==> run a: inputs <==
Design main, start of the top module:
module main(clk, rst, mem_rdata, mem_addr, mem_wdata, mem_we);
clock: 3.62 ns
lec_check: 0
abc_area: 0
cap_margin: 35
cell_pad_in_sites_global_placement: 3
core_aspect_ratio: 0.84
core_margin: 2
core_utilization: 38
cts_cluster_diameter: 51
cts_cluster_size: 52
gpl_routability_driven: 0
gpl_timing_driven: 0
place_density: 0.47
slew_margin: 20
run.sh (not shown) runs the stock make flow with config.mk's settings and CLKGATE_MAP_FILE=.
==> inputs of run b, as changes to run a <==
==> flow/config.mk (replaced) <==
export PLATFORM = sky130hd
export DESIGN_NAME = main
export DESIGN_NICKNAME = main
export VERILOG_FILES = /design/flow/design.v
export SDC_FILE = /design/flow/constraint.sdc
export NUM_CORES = 4
export LEC_CHECK = 0
export CAP_MARGIN = 20
export CORE_MARGIN = 2
export CORE_UTILIZATION = 58
export SLEW_MARGIN = 20
==> flow/constraint.sdc (replaced) <==
create_clock -name core_clock -period 2.89 [get_ports {clk}]
set_input_delay 0.5780 -clock core_clock [delete_from_list [all_inputs] [get_ports {clk}]]
set_output_delay 0.5780 -clock core_clock [all_outputs]
set_load 0.01 [all_outputs]
==> inputs of run c, as changes to run a <==
==> flow/config.mk (replaced) <==
export PLATFORM = sky130hd
export DESIGN_NAME = main
export DESIGN_NICKNAME = main
export VERILOG_FILES = /design/flow/design.v
export SDC_FILE = /design/flow/constraint.sdc
export NUM_CORES = 4
export LEC_CHECK = 0
export CAP_MARGIN = 20
export CORE_MARGIN = 2
export CORE_UTILIZATION = 40
export SETUP_SLACK_MARGIN = 1.4
export SLEW_MARGIN = 20
==> flow/constraint.sdc (replaced) <==
create_clock -name core_clock -period 5.5 [get_ports {clk}]
set_input_delay 1.1000 -clock core_clock [delete_from_list [all_inputs] [get_ports {clk}]]
set_output_delay 1.1000 -clock core_clock [all_outputs]
set_load 0.01 [all_outputs]
==> inputs of run d, as changes to run a <==
==> flow/config.mk (replaced) <==
export PLATFORM = sky130hd
export DESIGN_NAME = main
export DESIGN_NICKNAME = main
export VERILOG_FILES = /design/flow/design.v
export SDC_FILE = /design/flow/constraint.sdc
export NUM_CORES = 4
export LEC_CHECK = 0
export CAP_MARGIN = 20
export CORE_MARGIN = 2
export CORE_UTILIZATION = 33
export SLEW_MARGIN = 20
==> flow/constraint.sdc (replaced) <==
create_clock -name core_clock -period 8.07 [get_ports {clk}]
set_input_delay 1.6140 -clock core_clock [delete_from_list [all_inputs] [get_ports {clk}]]
set_output_delay 1.6140 -clock core_clock [all_outputs]
set_load 0.01 [all_outputs]
==> flow_metrics.tcl <==
# implementation run metrics
set metrics [dict create \
    top_signal_layer_used "met4" \
    worstRegToRegCells 22 \
    mi_logic_area_sq_um 6610 \
    checkFailReasons "negative setup slack" \
    pwr-share-seq 0.310 \
    worst_skew_pair.late_latency_ns 0.44 \
    run_status "finished with violations" \
    min_setup_slack_post_route_ns -2.08 \
    setup_viol 89 \
    worstReg2RegEnd "DUT.b2v_inst2.R5.out[5]" \
]
That was run b.
==> flow_metrics.tcl <==
# implementation run metrics
set metrics [dict create \
    top_signal_layer_used "met4" \
    checkFailReasons "negative setup slack" \
    min_setup_slack_post_route_ns -1.67 \
    setup_viol 74 \
    run_status "finished with violations" \
    power.combinational.total_mw 1.65 \
    pwr-share-seq 0.312 \
    busiest_grt_layer "met1" \
    worst_skew_pair.late_latency_ns 0.44 \
    mi_logic_area_sq_um 6800 \
    post_cts_resized 147 \
    dp_hpwl_mm 31.0 \
    switching_power_mw 1.75 \
]
That was run a.
==> flow_metrics.tcl <==
# implementation run metrics
set metrics [dict create \
    run_status "complete, no violations" \
    warning_count 56 \
    clock_area_frac 0.0571 \
    worstRegToRegCells 17 \
    mi_logic_area_sq_um 6620 \
    worstReg2RegEnd "DUT.b2v_inst12.out[5]" \
    pwr-share-seq 0.320 \
    min_setup_slack_post_route_ns 0.187 \
    setup_viol 0 \
    pre_antenna_drt_iters 7 \
    top_signal_layer_used "met4" \
    worst_skew_pair.late_latency_ns 0.43 \
]
That was run c.
==> flow_metrics.tcl <==
# implementation run metrics
set metrics [dict create \
    run_status "complete, no violations" \
    seq-cell-share 0.262 \
    syn-cell-area_sq_um 9400 \
    synthTopLogicFamily "AND-OR/OR-AND gates" \
    syn_inst 1192 \
    switching_power_uw 667 \
    worst_skew_pair.late_latency_ns 0.43 \
    worstReg2RegEnd "DUT.b2v_inst13.out[2]" \
    worstRegToRegCells 16 \
    path_delay_family "AND-OR/OR-AND gates" \
    mi_logic_area_sq_um 6110 \
    pwr-share-seq 0.384 \
    antenna_found_initial 0 \
    chipArea_sq_um 29800 \
    min_setup_slack_post_route_ns 0.290 \
    htree_levels 4 \
]
That was run d.

---

==> run G <==
main again, from the RTL that the note above started with.
Design main, start of the top module:
module main(clk, rst, mem_rdata, mem_addr, mem_wdata, mem_we);
	input clk, rst;
	input [15:0] mem_rdata;       
	output [7:0] mem_addr;
	output [7:0] mem_wdata;
	output mem_we;
	wire PCWrite, IRWrite, S, AdrSrc, MemWrite, RegSrc1, ExtenderShift, RegWrite;
	wire [1:0] RegSrc0, ALUSrcA, ALUSrcB, ResultSrc, ImmSrc;
	wire [3:0] ALUControl;
	wire [3:0] FLAGS;
	wire [15:0] Instr;
	wire [2:0] IMM_VAL_7;
	wire [7:0] IMM_VAL_1;
	assign ImmSrc = Instr[15:14];
	assign IMM_VAL_7 = 7;
	assign IMM_VAL_1 = 1;
	assign mem_we = MemWrite;
	controller CTRL(
		.clk(clk),
		.rst(rst),
		.FLAGS(FLAGS),
		.Instr(Instr),
		.PCWrite(PCWrite),
		.IRWrite(IRWrite),
		.S(S),
		.AdrSrc(AdrSrc),
		.MemWrite(MemWrite),
		.RegSrc1(RegSrc1),
		.ExtenderShift(ExtenderShift),
		.RegWrite(RegWrite),
		.RegSrc0(RegSrc0),
		.ALUSrcA(ALUSrcA),
		.ALUSrcB(ALUSrcB),
		.ResultSrc(ResultSrc),
		.ALUControl(ALUControl)
	);
	datapath DUT(
		AdrSrc,
		PCWrite,
		MemWrite,
		IRWrite,
		RegSrc1,
		ExtenderShift,
		RegWrite,
		clk,
		rst,
		S,
		ALUControl,
		ALUSrcA,
		ALUSrcB,
		IMM_VAL_1,
  ...
clock: 5.5 ns
lec_check: 0
cap_margin: 20
core_margin: 2
core_utilization: 40
cts_cluster_size: 54
slew_margin: 5
==> run K (differences from run G) <==
- CTS_CLUSTER_SIZE: 54 -> not set
- SLEW_MARGIN: 5 -> 20
==> flow/constraint.sdc (replaced) <==
create_clock -name core_clock -period 5.48 [get_ports {clk}]
set_input_delay 1.0960 -clock core_clock [delete_from_list [all_inputs] [get_ports {clk}]]
set_output_delay 1.0960 -clock core_clock [all_outputs]
set_load 0.01 [all_outputs]
==> run E (differences from run G) <==
- ABC_AREA: not set -> 1
- CORE_UTILIZATION: 40 -> 72
- CTS_CLUSTER_SIZE: 54 -> not set
- PLACE_DENSITY: not set -> 0.38
- SETUP_SLACK_MARGIN: not set -> 0.43
- SLEW_MARGIN: 5 -> 20
==> flow/constraint.sdc (replaced) <==
create_clock -name core_clock -period 4.96 [get_ports {clk}]
set_input_delay 0.9920 -clock core_clock [delete_from_list [all_inputs] [get_ports {clk}]]
set_output_delay 0.9920 -clock core_clock [all_outputs]
set_load 0.01 [all_outputs]
==> comparison table <==
Total placed instance area: run G 10800 um2; run K 10700 um2; run E 9980 um2
Area share of xor/xnor cells in the synthesized design: run G 0.559%; run K 0.559%; run E 0.567%
Via-per-instance ratio: run G 5.98; run K 6.09; run E -
Full die area: run G 24700 um2; run K 24700 um2; run E 13800 um2
Routed wl met2: run G 16.8 mm; run K 16.3 mm; run E -
Sequential fraction of total cell area: run G 23.4%; run K 23.6%; run E -
Detailed-route wire length: run G 35.0 mm; run K 34.8 mm; run E -
Power drawn by the sequential cells: run G 0.00108 W; run K 0.00109 W; run E -
Initial Util: run G 40.4%; run K 40.4%; run E 73.5%
Dominant class by area: run G multi-input combinational cells; run K multi-input combinational cells; run E -
Total Power: run G 0.00329 W; run K 0.00318 W; run E -
Met3 Wirelength: run G 2.25 mm; run K 2.43 mm; run E -
Internal: run G 0.00227 W; run K 0.00214 W; run E -
Chip area in the Yosys report: run G 9400 um2; run K 9400 um2; run E 9270 um2
Nets@finish: run G 1368; run K 1351; run E -
Clock network area share: run G 5.73%; run K 5.29%; run E -
End of the critical path: run G mem_addr[6]; run K mem_addr[6]; run E -
Skew final: run G 0.00821 ns; run K 0.00940 ns; run E -
Number of hold violations in the final report: run G 0; run K 0; run E -
Result of the run: run G finished clean; run K finished clean; run E stopped before the end
Stage where the flow stopped: run G -; run K -; run E global routing (5_1_grt)
Max transition margin: run G 30.0%; run K 26.5%; run E -
Worst Hold Depth: run G 1; run K 1; run E -
Routability Congestion: run G 0.973; run K 1.00; run E 1.05
Psw: run G 0.00102 W; run K 0.00104 W; run E -
AND-OR/OR-AND Cells, Area Fraction: run G 27.9%; run K 27.9%; run E 18.0%
No activity file was given, so power comes from the tool's default toggle rates.
